==> inputs of run a <==
==> flow/design.v <==
module pwm #(
    parameter step = 10000
)(
    input logic clk, 
    input logic rst,
    input integer duty_cycle,  
    output logic pwm_out
);
    integer pwm_on;
    localparam integer scalar = step/100;
    int pwm_count;
    logic switch;
    always_ff @(posedge clk) begin
        if (rst) begin
            pwm_on <= 0;
            pwm_count <= 0;
            switch <= 0;
        end
        else begin
        pwm_on <= duty_cycle*scalar;
        if (duty_cycle >= 99 || duty_cycle <= 1) begin
            if (duty_cycle >= 99) begin
                switch <= 0;
            end
            if (duty_cycle <= 1) begin
                switch <= 1;
            end
        end
        else begin
            if (pwm_count > pwm_on - 1) begin
                switch <= 1;
                if (pwm_count > step - 1) begin
                    pwm_count <= 0;
                    switch <= 0;
                end
                else begin
                    pwm_count <= pwm_count + 1;
                end
            end
            else begin
                pwm_count <= pwm_count + 1;
            end
        end
        end
    end
    assign pwm_out = (switch) ? 1'b1 : 1'b0;
endmodule
module ramp #(
    parameter step = 2000000,  
    parameter [0:6] steps = 7'b0011100,  
    parameter int n_steps = $bits(steps)
)(
    input logic clk,
    input logic rst,
    output int pwm_value
);
    integer stage;  
    integer count;  
    integer pwm_count;  
    localparam integer substep = step / 100;
    function automatic integer rate(input integer i);
        integer next;
        integer current;
        begin
            if (i < n_steps - 1) next = steps[i + 1] ? 100 : 0;
            else next = steps[0] ? 100 : 0;
            current = steps[i] ? 100 : 0;
            rate = (next - current) / 100;
        end
    endfunction
    integer stage_rate;
    always_comb begin
        stage_rate = 0;
        for (int i = 0; i < n_steps; i++)
            if (stage == i) stage_rate = rate(i);
    end
    always_ff @(posedge clk) begin
        if (rst) begin
            stage <= 0;
            count <= 0;
            pwm_count <= 0;
            if (steps[0]) pwm_value <= 100;
            else pwm_value <= 0;
        end
        else begin
        pwm_count <= pwm_count + 1;
        if (pwm_count == substep - 1) begin
            pwm_value <= pwm_value + stage_rate;
            pwm_count <= 0;
        end
        count <= count + 1;  
        if (count == step) begin
            count <= 0;  
            if (stage < n_steps - 1) begin
                stage <= stage + 1;
            end 
            else begin
                stage <= 0;
                if (steps[0]) pwm_value <= 100;
                else pwm_value <= 0;
            end
        end
        end
    end
endmodule
module top(
    input logic clk,
    input logic rst,
    output logic    RGB_G,
    output logic    RGB_R,
    output logic    RGB_B
);
    logic red_out;
    integer red;
    logic green_out;
    integer green;
    logic blue_out;
    integer blue;
    ramp #(
        .steps (7'b1100011)
    )
    u1 (
        .clk (clk),
        .rst (rst),
        .pwm_value (red)
    );
    ramp #(
        .steps (7'b0111000)
    )
    u2 (
            .clk (clk),
            .rst (rst),
            .pwm_value (green)
        );
    ramp #(
        .steps (7'b0001110)
    )
    u3 (
        .clk (clk),
        .rst (rst),
        .pwm_value (blue)
    );
    pwm u4 (
        .clk (clk),
        .rst (rst),
        .duty_cycle (red),
        .pwm_out (red_out)
    );
    assign RGB_R = red_out;
    pwm u5 (
        .clk (clk),
        .rst (rst),
        .duty_cycle (green),
        .pwm_out (green_out)
    );
    assign RGB_G = green_out;
    pwm u6 (
        .clk (clk),
        .rst (rst),
        .duty_cycle (blue),
        .pwm_out (blue_out)
    );
    assign RGB_B = blue_out;
endmodule
==> flow/run.sh <==
#!/bin/bash
# the make line also repeats each setting of config.mk as NAME=value (left out here)
make -C /OpenROAD-flow-scripts/flow DESIGN_CONFIG=/design/flow/config.mk WORK_HOME=/design/flow/orfs CLKGATE_MAP_FILE= finish
==> flow/config.mk <==
export PLATFORM = sky130hd
export DESIGN_NAME = top
export DESIGN_NICKNAME = top
export VERILOG_FILES = /design/flow/design.v
export SDC_FILE = /design/flow/constraint.sdc
export NUM_CORES = 4
export LEC_CHECK = 0
export CAP_MARGIN = 20
export CORE_MARGIN = 2
export CORE_UTILIZATION = 72
export CTS_CLUSTER_SIZE = 77
export PLACE_DENSITY_LB_ADDON = 0.0
export SETUP_SLACK_MARGIN = 1.27
export SLEW_MARGIN = 20
export TNS_END_PERCENT = 95
==> flow/constraint.sdc <==
create_clock -name core_clock -period 4.39 [get_ports {clk}]
set_input_delay 0.8780 -clock core_clock [delete_from_list [all_inputs] [get_ports {clk}]]
set_output_delay 0.8780 -clock core_clock [all_outputs]
set_load 0.01 [all_outputs]
==> run b (differences from run a) <==
--- a/flow/config.mk
+++ b/flow/config.mk
@@ -9,7 +9,3 @@
 export CORE_MARGIN = 2
-export CORE_UTILIZATION = 72
-export CTS_CLUSTER_SIZE = 77
-export PLACE_DENSITY_LB_ADDON = 0.0
-export SETUP_SLACK_MARGIN = 1.27
+export CORE_UTILIZATION = 40
 export SLEW_MARGIN = 20
-export TNS_END_PERCENT = 95
==> flow/constraint.sdc (replaced) <==
create_clock -name core_clock -period 4.81 [get_ports {clk}]
set_input_delay 0.9620 -clock core_clock [delete_from_list [all_inputs] [get_ports {clk}]]
set_output_delay 0.9620 -clock core_clock [all_outputs]
set_load 0.01 [all_outputs]
==> results.yml <==
# generated from flow reports
run_status:
  status: "failed layout checks"
  so_faults: "setup timing"
flow_run:
  warnings: 99
sta:
  setup_ws_ns: -0.0822
  worst_pin_slew_ns: 0.981
  rsz0062_at_grt: "true"
  setup_viol: 25
drt:
  viasPerCell: 6.35
layout:
  nMultiInputCombCells: 3720
worst_setup_path:
  crit_buf_inv: 2
the above is filed under run a

==> results.yml <==
# generated from flow reports
clock_tree:
  clk_pin_slew_ns: 0.06
flow_run:
  warnings: 97
sta:
  rsz0062_at_grt: "false"
  setup_ws_ns: 0.297
  setup_viol: 0
  worst_pin_slew_ns: 0.908
worst_setup_path:
  crit_path_end: "u6.pwm_count[30]"
  r2r_cells: 18
  cp.arrival_ns: 5.04
placed_design:
  dpl.cell_count: 6095
run_status:
  status: "timing/DRC/antenna clean"
drt:
  viasPerCell: 5.00
  drt-met1-wl_mm: 40.8
grt:
  antenna_found_initial: 2
the above is filed under run b


==> v10 <==
Starts from the design.v that is shown in full above.
Settings: LEC_CHECK=0, ABC_AREA=0, CAP_MARGIN=20, CORE_ASPECT_RATIO=1.48, CORE_MARGIN=2, CORE_UTILIZATION=15, CTS_CLUSTER_SIZE=97, PLACE_DENSITY_LB_ADDON=0.01, SETUP_SLACK_MARGIN=1.95, SLEW_MARGIN=20, TNS_END_PERCENT=75; clock period 5.77 ns.
run.sh (not shown) runs the stock make flow with config.mk's settings and CLKGATE_MAP_FILE=.
==> v20: changes against v10 <==
==> flow/config.mk (replaced) <==
export PLATFORM = sky130hd
export DESIGN_NAME = top
export DESIGN_NICKNAME = top
export VERILOG_FILES = /design/flow/design.v
export SDC_FILE = /design/flow/constraint.sdc
export NUM_CORES = 4
export LEC_CHECK = 0
export ABC_AREA = 0
export CAP_MARGIN = 20
export CORE_MARGIN = 2
export CORE_UTILIZATION = 28
export GPL_TIMING_DRIVEN = 0
export HOLD_SLACK_MARGIN = 0.27
export MAX_ROUTING_LAYER = met4
export SETUP_SLACK_MARGIN = 2.48
export SLEW_MARGIN = 25
==> flow/constraint.sdc (replaced) <==
create_clock -name core_clock -period 10.0 [get_ports {clk}]
set_input_delay 2.0000 -clock core_clock [delete_from_list [all_inputs] [get_ports {clk}]]
set_output_delay 2.0000 -clock core_clock [all_outputs]
set_load 0.01 [all_outputs]
==> v8: changes against v10 <==
==> flow/config.mk (replaced) <==
export PLATFORM = sky130hd
export DESIGN_NAME = top
export DESIGN_NICKNAME = top
export VERILOG_FILES = /design/flow/design.v
export SDC_FILE = /design/flow/constraint.sdc
export NUM_CORES = 4
export LEC_CHECK = 0
export CAP_MARGIN = 20
export CORE_MARGIN = 2
export CORE_UTILIZATION = 62
export CTS_CLUSTER_SIZE = 96
export SLEW_MARGIN = 20
==> flow/constraint.sdc (replaced) <==
create_clock -name core_clock -period 7.57 [get_ports {clk}]
set_input_delay 1.5140 -clock core_clock [delete_from_list [all_inputs] [get_ports {clk}]]
set_output_delay 1.5140 -clock core_clock [all_outputs]
set_load 0.01 [all_outputs]
==> metrics.yaml <==
layout:
  sh_comb_area: 0.609
  nMultiInputCombCells: 3719
routing:
  antenna_cells: 0
  wl_met3_mm: 1.83
job:
  warnings: 98
global_route:
  grt_usage: 0.232
  antenna_found_initial: 0
  grt_pass1_vias: 29600
worst_hold_path:
  hp-start: "u1.pwm_count[0]"
power_and_ir_drop:
  comb_power_uw: 104
timing:
  fmax_ghz: 0.202
place:
  gp_congestion: 0.831
critical_path:
  crit_required_ps: 8010
run_status:
  outcome: "finished clean"
The numbers above come from v8.

==> metrics.yaml <==
layout:
  synthToLayoutAreaGrowth_pct: 12.1
  nMultiInputCombCells: 3719
  sh_comb_area: 0.586
global_route:
  antenna_found_initial: 2
  grt_usage: 0.120
  grt_pass1_vias: 31200
worst_hold_path:
  hp-start: "u3.pwm_count[0]"
place:
  gp_congestion: 0.839
routing:
  antenna_cells: 2
  routed_via_density: 4.59
  wl_met3_mm: 2.63
synth:
  mux_area_frac: 0.00154
  async_flop_share: 0
timing:
  finalSetupTns_ps: 0
  fmax_ghz: 0.194
power_and_ir_drop:
  comb_power_uw: 94.1
  p_sw_uw: 1110
run_status:
  outcome: "finished clean"
critical_path:
  path_buffers: 1
  crit_required_ps: 10490
The numbers above come from v20.

==> metrics.yaml <==
run_status:
  outcome: "finished clean"
routing:
  routed_via_density: 3.79
  antenna_cells: 2
global_route:
  grt_pass1_vias: 35800
  met1_usage: 0.106
  antenna_found_initial: 1
  use_met2: 0.200
place:
  io_buffers: 4
critical_path:
  crit_required_ps: 6370
layout:
  nMultiInputCombCells: 3720
  sh_comb_area: 0.557
job:
  warnings: 99
die:
  fp_util: 0.151
worst_hold_path:
  hp-start: "u1.count[0]"
The numbers above come from v10.


==> willow <==
// top: RTL as listed in full above, without the edits since
Settings: LEC_CHECK=0, CAP_MARGIN=20, CORE_MARGIN=2, CORE_UTILIZATION=63, SLEW_MARGIN=20; clock period 4.81 ns.
==> indigo (differences from willow) <==
--- a/flow/config.mk
+++ b/flow/config.mk
@@ -6,6 +6,13 @@
 export NUM_CORES = 4
 export LEC_CHECK = 0
+export ABC_AREA = 0
 export CAP_MARGIN = 20
+export CORE_ASPECT_RATIO = 1.48
 export CORE_MARGIN = 2
-export CORE_UTILIZATION = 63
+export CORE_UTILIZATION = 72
+export CTS_CLUSTER_DIAMETER = 43
+export CTS_CLUSTER_SIZE = 97
+export PLACE_DENSITY_LB_ADDON = 0.25
+export SETUP_SLACK_MARGIN = 1.07
 export SLEW_MARGIN = 20
+export TNS_END_PERCENT = 75
==> flow/constraint.sdc (replaced) <==
create_clock -name core_clock -period 7.04 [get_ports {clk}]
set_input_delay 1.4080 -clock core_clock [delete_from_list [all_inputs] [get_ports {clk}]]
set_output_delay 1.4080 -clock core_clock [all_outputs]
set_load 0.01 [all_outputs]
==> garnet (differences from willow) <==
--- a/flow/config.mk
+++ b/flow/config.mk
@@ -6,6 +6,11 @@
 export NUM_CORES = 4
 export LEC_CHECK = 0
+export ABC_AREA = 0
 export CAP_MARGIN = 20
+export CORE_ASPECT_RATIO = 0.95
 export CORE_MARGIN = 2
-export CORE_UTILIZATION = 63
+export CORE_UTILIZATION = 70
+export CTS_CLUSTER_SIZE = 97
+export SETUP_SLACK_MARGIN = -0.3
 export SLEW_MARGIN = 20
+export TNS_END_PERCENT = 75
==> flow/constraint.sdc (replaced) <==
create_clock -name core_clock -period 2.99 [get_ports {clk}]
set_input_delay 0.5980 -clock core_clock [delete_from_list [all_inputs] [get_ports {clk}]]
set_output_delay 0.5980 -clock core_clock [all_outputs]
set_load 0.01 [all_outputs]
==> summary of the runs <==
The lowest final cell count belongs to indigo, the highest to garnet. indigo completed with no timing, DRC or antenna violations. garnet produced a layout that fails on capacitance limit, slew limit, setup timing. willow ran to the end with no violations. Against willow, the combinational power of indigo is lower by about 33%. In synthesized cell count, willow and garnet do not differ. Core utilization: indigo is lower than garnet (15 points). The highest worst setup slack belongs to indigo, the lowest to garnet.
Power is estimated from default activity; no workload was simulated.
